Design maxfinder, start of the top module:
module maxfinder(clk, rst, start, x1, x2, x3, x4, eps, done, result);
Size in the first run: roughly 1400 cells after synthesis, ~34 I/O pins.
clock: 4.88 ns
lec_check: 0
cap_margin: 20
core_aspect_ratio: 1.55
core_margin: 2
core_utilization: 72
cts_cluster_diameter: 370
cts_cluster_size: 46
place_density_lb_addon: 0.0
setup_slack_margin: 1.44
slew_margin: 20
tns_end_percent: 5
run.sh (not shown) runs the stock make flow with config.mk's settings and CLKGATE_MAP_FILE=.
The starting point completed and failed the layout checks on negative setup slack.
Edit:
- CORE_ASPECT_RATIO: 1.55 -> unset
- CTS_CLUSTER_DIAMETER: 370 -> unset
- CTS_CLUSTER_SIZE: 46 -> 45
- SETUP_SLACK_MARGIN: 1.44 -> 1.77
- TNS_END_PERCENT: 5 -> unset
- clock period: 4.88 -> 6.49 ns (I/O delays scaled with it)
Outcome:
- The new run passed the timing, design-rule and antenna checks
- global-route usage decreases by 1.5 points
- register-to-register slack improved by 1600 ps
- final area decreases by 2.4%
- fmax increases by 0.61%
- die size hardly moves
- worst setup slack improved by 1600 ps
- utilization decreases by 2.1 points
- cell count decreases by 5.7%
Edit:
- CORE_UTILIZATION: 72 -> 17
- CTS_CLUSTER_SIZE: 45 -> unset
- PLACE_DENSITY_LB_ADDON: 0.0 -> unset
- SETUP_SLACK_MARGIN: 1.77 -> unset
- clock period: 6.49 -> 9.49 ns (I/O delays scaled with it)
The changed run completed with no timing, DRC or antenna violations.
Flip-flop count is unchanged.
Wire length fell by 29%.
Design area fell by 4.3%.
Register-to-register slack improves by 2500 ps.
Sequential share of layout area rose by 0.38 points.
Via count goes down by 18%.
Setup slack improved by 2500 ps.
Non-clock buffer count goes down by 62.
Synthesized area is unchanged.
Power went down by 42%.
Edit:
- ABC_AREA: unset -> 1
- CORE_UTILIZATION: 17 -> 68
- CTS_CLUSTER_SIZE: unset -> 74
- clock period: 9.49 -> 5.01 ns (I/O delays scaled with it)
The new run reached the layout checks and failed them: negative setup slack.
Sequential share of layout area shrinks by 1.1 points.
Final cell count is lower by 18%.
Clock-buffer cell count came out higher by 1.
Area after synthesis came out higher by about 0.33%.
Hold slack gains 13 ps.
Design area is higher by 8.7%.


Starting RTL as in the previous note.
## maxfinder
module maxfinder(clk, rst, start, x1, x2, x3, x4, eps, done, result);
input clk, start, rst;
input [4:0] x1, x2, x3, x4, eps;
output done;
output [4:0] result;
wire wen, wenep, sel, zer;
DataPath datapath(clk, rst, x1, x2, x3, x4, eps, wen, wenep, sel, zer, result);
controller con(clk, rst, start, zer, wen, wenep, sel, done);
endmodule
Settings: LEC_CHECK=0, ABC_AREA=1, CAP_MARGIN=20, CORE_MARGIN=2, CORE_UTILIZATION=72, CTS_CLUSTER_DIAMETER=27, CTS_CLUSTER_SIZE=74, PLACE_DENSITY_LB_ADDON=0.27, SETUP_SLACK_MARGIN=1.32, SLEW_MARGIN=20; clock period 5.01 ns.
The baseline never finished: it broke off in global routing.
Change:
CAP_MARGIN = 0   (was 20)
CTS_CLUSTER_DIAMETER = 39   (was 27)
PLACE_DENSITY = 0.67   (was unset)
PLACE_DENSITY_LB_ADDON = unset   (was 0.27)
SETUP_SLACK_MARGIN = 1.39   (was 1.32)
Effect: The new run reached the layout checks and failed them: negative setup slack; die area is unchanged; area after synthesis stays the same; synthesized cell count stays the same.
Change:
CAP_MARGIN = 20   (was 0)
CTS_CLUSTER_DIAMETER = unset   (was 39)
PLACE_DENSITY = unset   (was 0.67)
PLACE_DENSITY_LB_ADDON = 0.27   (was unset)
SETUP_SLACK_MARGIN = unset   (was 1.39)
clock period = 5.13 ns   (was 5.01 ns; I/O delays follow)
Effect: The new run finished but fails on negative setup slack; design area came out lower slightly; die size does not change; clock-buffer cell count came out lower by 2.


maxfinder again, from the RTL that the note above started with.
Design maxfinder, start of the top module:
module maxfinder(clk, rst, start, x1, x2, x3, x4, eps, done, result);
==> flow/config.mk <==
export PLATFORM = sky130hd
export DESIGN_NAME = maxfinder
export DESIGN_NICKNAME = maxfinder
export VERILOG_FILES = /design/flow/design.v
export SDC_FILE = /design/flow/constraint.sdc
export NUM_CORES = 4
export LEC_CHECK = 0
export ABC_AREA = 1
export CAP_MARGIN = 20
export CORE_MARGIN = 2
export CORE_UTILIZATION = 72
export CTS_CLUSTER_DIAMETER = 258
export CTS_CLUSTER_SIZE = 74
export PLACE_DENSITY = 0.38
export SLEW_MARGIN = 20
==> flow/constraint.sdc <==
create_clock -name core_clock -period 5.02 [get_ports {clk}]
set_input_delay 1.0040 -clock core_clock [delete_from_list [all_inputs] [get_ports {clk}]]
set_output_delay 1.0040 -clock core_clock [all_outputs]
set_load 0.01 [all_outputs]
The starting point reached the layout checks and failed them: negative setup slack.
Change:
- CTS_CLUSTER_DIAMETER: 258 -> not set
- HOLD_SLACK_MARGIN: not set -> 0.07
- PLACE_DENSITY: 0.38 -> not set
- PLACE_DENSITY_LB_ADDON: not set -> 0.27
- clock period: 5.02 -> 5.01 ns (I/O delays scaled with it)
After rerunning: The new run ended with an error in 5_1_grt; synthesized area stays the same; synthesized cell count stays the same; die size stays the same.


maxfinder again, from the RTL that the note above started with.
==> flow/design.v (excerpt) <==
module maxfinder(clk, rst, start, x1, x2, x3, x4, eps, done, result);
input clk, start, rst;
input [4:0] x1, x2, x3, x4, eps;
output done;
output [4:0] result;
wire wen, wenep, sel, zer;
DataPath datapath(clk, rst, x1, x2, x3, x4, eps, wen, wenep, sel, zer, result);
controller con(clk, rst, start, zer, wen, wenep, sel, done);
endmodule
clock: 6.87 ns
lec_check: 0
abc_area: 1
cap_margin: 30
cell_pad_in_sites_detail_placement: 2
cell_pad_in_sites_global_placement: 3
core_aspect_ratio: 1.11
core_margin: 8
core_utilization: 35
cts_cluster_diameter: 23
gpl_routability_driven: 1
gpl_timing_driven: 0
max_routing_layer: met4
min_routing_layer: met2
place_density_lb_addon: 0.19
slew_margin: 20
tns_end_percent: 70
Rerun with:
- CAP_MARGIN: 30 -> 20
- CELL_PAD_IN_SITES_DETAIL_PLACEMENT: 2 -> not set
- CELL_PAD_IN_SITES_GLOBAL_PLACEMENT: 3 -> not set
- CORE_ASPECT_RATIO: 1.11 -> not set
- CORE_MARGIN: 8 -> 2
- CORE_UTILIZATION: 35 -> 72
- CTS_CLUSTER_DIAMETER: 23 -> not set
- GPL_ROUTABILITY_DRIVEN: 1 -> not set
- GPL_TIMING_DRIVEN: 0 -> not set
- MAX_ROUTING_LAYER: met4 -> not set
- MIN_ROUTING_LAYER: met2 -> not set
- TNS_END_PERCENT: 70 -> not set
- clock period: 6.87 -> 6.06 ns (I/O delays scaled with it)
What happened:
- setup slack degrades by 0.087 ns
- via count decreases by about 28%
- wire length decreases by 31%
- cell area decreases by 3.1%
- combinational power increases by about 4%
- synthesized cell count does not change
- core utilization increases by 40 points
- clock skew stays flat
Rerun with:
- CTS_CLUSTER_SIZE: not set -> 74
- PLACE_DENSITY: not set -> 0.67
- PLACE_DENSITY_LB_ADDON: 0.19 -> not set
- clock period: 6.06 -> 5.01 ns (I/O delays scaled with it)
After rerunning: With this change the flow completed, yet does not pass: setup timing. Die area stays the same. Clock power rises by a few percent. Routed wire length rises by a quarter to a third. Total power rises by well over a third. Via count rises by about a fifth.
Rerun with:
- ABC_AREA: 1 -> not set
- CTS_CLUSTER_SIZE: 74 -> not set
- PLACE_DENSITY: 0.67 -> not set
- clock period: 5.01 -> 4.99 ns (I/O delays scaled with it)
The new run reached the layout checks and failed them: setup timing.
Power decreases by about 10%.
Design area came out higher by 1.3%.
Global-route usage came out higher by 4.6 points.


== old ==
Starting RTL as in the previous note.
Design maxfinder, start of the top module:
module maxfinder(clk, rst, start, x1, x2, x3, x4, eps, done, result);
clock: 5.58 ns
lec_check: 0
cap_margin: 20
core_margin: 2
core_utilization: 72
place_density: 0.67
slew_margin: 20
The flow completed for old, but it is not clean: the layout still shows negative setup slack.
Changes in new relative to old:
-- flow/config.mk --
<<< old, line 6
export NUM_CORES = 4
export LEC_CHECK = 0
export CAP_MARGIN = 20
export CORE_MARGIN = 2
export CORE_UTILIZATION = 72
export PLACE_DENSITY = 0.67
export SLEW_MARGIN = 20
>>> new, line 6
export NUM_CORES = 4
export LEC_CHECK = 0
export ABC_AREA = 1
export CAP_MARGIN = 20
export CORE_MARGIN = 2
export CORE_UTILIZATION = 72
export CTS_CLUSTER_SIZE = 13
export PLACE_DENSITY_LB_ADDON = 0.26
export SLEW_MARGIN = 20
==> flow/constraint.sdc <==
create_clock -name core_clock -period 4.51 [get_ports {clk}]
set_input_delay 0.9020 -clock core_clock [delete_from_list [all_inputs] [get_ports {clk}]]
set_output_delay 0.9020 -clock core_clock [all_outputs]
set_load 0.01 [all_outputs]
Results
new did not finish: a tool error stopped it during 5_1_grt. Worst slack at placement was lower in the run labelled new. Diff old -> new: die span in x ~0 delta; count of flip-flops with a built-in enable after synthesis ~0 delta; sequential element share of the synthesized area ~0 delta; mapped cell area +about 0.33%; and-or/or-and share of the synthesized area -2.2 points. Yosys-reported design area after synthesis grows slightly when moving from old to new. Summary: with old as the reference, synthesized cell count in new moved up by more than 10%. Taking old as the reference point, the count of cell types in the netlist of new falls by about 25%.


Setup of raven:
Starting RTL as in the previous note.
==> flow/config.mk <==
export PLATFORM = sky130hd
export DESIGN_NAME = maxfinder
export DESIGN_NICKNAME = maxfinder
export VERILOG_FILES = /design/flow/design.v
export SDC_FILE = /design/flow/constraint.sdc
export NUM_CORES = 4
export LEC_CHECK = 0
export CAP_MARGIN = 20
export CORE_ASPECT_RATIO = 1.18
export CORE_MARGIN = 2
export CORE_UTILIZATION = 72
export CTS_CLUSTER_DIAMETER = 396
export CTS_CLUSTER_SIZE = 25
export HOLD_SLACK_MARGIN = 0.3
export PLACE_DENSITY_LB_ADDON = 0.0
export SETUP_SLACK_MARGIN = 1.21
export SLEW_MARGIN = 20
export TNS_END_PERCENT = 10
==> flow/constraint.sdc <==
create_clock -name core_clock -period 6.16 [get_ports {clk}]
set_input_delay 1.2320 -clock core_clock [delete_from_list [all_inputs] [get_ports {clk}]]
set_output_delay 1.2320 -clock core_clock [all_outputs]
set_load 0.01 [all_outputs]
What garnet does differently from raven at the input level:
- removing HOLD_SLACK_MARGIN (formerly 0.3)
- removing CORE_ASPECT_RATIO (formerly 1.18)
- removing PLACE_DENSITY_LB_ADDON (formerly 0.0)
- removing TNS_END_PERCENT (formerly 10)
- removing CTS_CLUSTER_DIAMETER (formerly 396)
- removing CTS_CLUSTER_SIZE (formerly 25)
- changing CORE_UTILIZATION from 72 to 65
- removing SETUP_SLACK_MARGIN (formerly 1.21)
- changing the clock period (ns, I/O delays scaled along) from 6.16 to 5.02
==> results <==
- In the reports for raven and garnet, the larger power belongs to garnet.
- NOTE floorplan die height raven->garnet decreased by a few percent
- In garnet the implementation ran to completion but is not tape-out ready, as the final checks report negative setup slack.
- [compare] base=raven new=garnet: starting utilization of the core area saw a decrease, number of iterations in the first detailed-routing pass shows an increase of 1, final core utilization increased 1.4 points, reported sequential group power +about 24%, final critical delay including setup and external delays went down by 0.23 ns.
- Re post-synthesis instance total: no difference whatsoever between raven and garnet.
Power is estimated from default activity; no workload was simulated.
